## v6
Design PIEZO_reality_and_damedame, start of the top module:
module PIEZO_reality_and_damedame(RESETN,CLK_1MHZ,A,T,SONG );
input RESETN,CLK_1MHZ,A,T;
output SONG;
reg SONG;
reg BUFF,BUFF2;
reg [10:0] freq,freq2;
reg [31:0] CNT_SOUND,CNT_SOUND2;
integer CLK_COUNT,CLK_COUNT2;
integer scale,scale2;
always @(*)
begin
if(A&&~T)
	SONG = BUFF;
else if(~A&&T)
	SONG = BUFF2;	
else 
	SONG =0;
end
always @( posedge CLK_1MHZ)
begin
	case(scale)
		-2: freq <= 0;
		-1: freq <= 0;
		0: freq <= 1012;	 
		1:	freq <= 1516;	  
		2:	freq <= 955;		  
		3: freq <= 1012;	  
		4: freq <= 1136;	  
		5: freq <= 1275;	  
		6: freq <= 1012;	  
		7: freq <= 0;	     
		8: freq <= 1607;	  
		9: freq <= 955;		  
		10: freq <= 1012;	  
		11: freq <= 1136;	  
		12: freq <= 1275;	  
		13: freq <= 1012;	  
		14: freq <= 675;	  
		15: freq <= 758;	  
		16: freq <= 1012;	  
		17: freq <= 0;	 	  
		18: freq <= 1516;	  
		19: freq <= 1351;	  
		20: freq <= 1275;	  
		21: freq <= 1012;	  
		22: freq <= 1136;	  
		23: freq <= 1204;	  
  ...
For scale: ~220 flip-flops, about 5 I/O pins, roughly 12000 sq um of cells after synthesis.
Settings: LEC_CHECK=0, CAP_MARGIN=0, CORE_MARGIN=2, CORE_UTILIZATION=72, CTS_CLUSTER_DIAMETER=40, CTS_CLUSTER_SIZE=22, SETUP_SLACK_MARGIN=-0.29, SLEW_MARGIN=20; clock period 2.98 ns.
run.sh (not shown) runs the stock make flow with config.mk's settings and CLKGATE_MAP_FILE=.
Nothing crashed in v6 and all stages finished; the problem is that the final layout failed, the offending checks being setup timing.
Here is what was changed in the inputs of v7 compared with v6.
Settings: SETUP_SLACK_MARGIN now -0.14, was -0.29; CTS_CLUSTER_DIAMETER now 95, was 40; CTS_CLUSTER_SIZE now 21, was 22; CAP_MARGIN now 20, was 0; HOLD_SLACK_MARGIN now 0.3, previously not set; PLACE_DENSITY_LB_ADDON now 0.19, previously not set; TNS_END_PERCENT now 50, previously not set.
==> comparison <==
[flow] v7 | stages: complete | final checks: fail | reason: setup timing. Of the two values seen for worst hold path class, input port to asynchronous set/reset pin was produced by v6 and flip-flop to flip-flop by v7. When the final numbers for v6 and v7 were put side by side, the internal cell power turned out to be greater in v6. Re share of total power in combinational logic: v7 is 0.7 points up on v6. The largest stage delay on the critical path on v6 is in line with that on v7. When v7 is measured against v6, its part of the total power dissipated in the clock network turns out 13 points lower. Status: post-route core utilization parity (v6, v7). v6 has lower number of buffers outside the clock class in the layout than v7.


PIEZO_reality_and_damedame again, from the RTL that the note above started with.
clock: 10.0 ns
lec_check: 0
cap_margin: 20
core_margin: 2
core_utilization: 32
gpl_routability_driven: 0
hold_slack_margin: 0.19
place_density_lb_addon: 0.16
slew_margin: 5
Then changed:
--- a/flow/config.mk
+++ b/flow/config.mk
@@ -6,7 +6,10 @@
 export NUM_CORES = 4
 export LEC_CHECK = 0
+export ABC_AREA = 0
 export CAP_MARGIN = 20
-export CORE_MARGIN = 2
-export CORE_UTILIZATION = 32
+export CORE_ASPECT_RATIO = 0.7
+export CORE_MARGIN = 3
+export CORE_UTILIZATION = 19
+export CTS_CLUSTER_DIAMETER = 27
 export GPL_ROUTABILITY_DRIVEN = 0
 export HOLD_SLACK_MARGIN = 0.19
==> flow/constraint.sdc (replaced) <==
create_clock -name core_clock -period 3.59 [get_ports {CLK_1MHZ}]
set_input_delay 0.7180 -clock core_clock [delete_from_list [all_inputs] [get_ports {CLK_1MHZ}]]
set_output_delay 0.7180 -clock core_clock [all_outputs]
set_load 0.01 [all_outputs]
What happened:
- The changed run completed without violations
- area after synthesis stays the same
- design area rose by 20%
- worst hold slack loses 250 ps
- worst setup slack degrades by 4300 ps
- clock-buffer cell count came out higher by 73
Then changed:
==> flow/config.mk (replaced) <==
export PLATFORM = sky130hd
export DESIGN_NAME = PIEZO_reality_and_damedame
export DESIGN_NICKNAME = PIEZO_reality_and_damedame
export VERILOG_FILES = /design/flow/design.v
export SDC_FILE = /design/flow/constraint.sdc
export NUM_CORES = 4
export LEC_CHECK = 0
export CAP_MARGIN = 20
export CORE_MARGIN = 2
export CORE_UTILIZATION = 40
export SLEW_MARGIN = 20
==> flow/constraint.sdc (replaced) <==
create_clock -name core_clock -period 10.0 [get_ports {CLK_1MHZ}]
set_input_delay 2.0000 -clock core_clock [delete_from_list [all_inputs] [get_ports {CLK_1MHZ}]]
set_output_delay 2.0000 -clock core_clock [all_outputs]
set_load 0.01 [all_outputs]
What happened:
- power went down by 78%
- via count went down by 6.9%
- final cell count went down by 26%
- hold slack gains 270 ps
Then changed:
--- a/flow/config.mk
+++ b/flow/config.mk
@@ -8,4 +8,5 @@
 export CAP_MARGIN = 20
 export CORE_MARGIN = 2
-export CORE_UTILIZATION = 40
+export CORE_UTILIZATION = 72
+export PLACE_DENSITY = 0.67
 export SLEW_MARGIN = 20
Wire length rises by a few percent.
Cell count decreases by roughly a tenth.
Flip-flop count does not change.
Power and IR drop assume default switching activity.
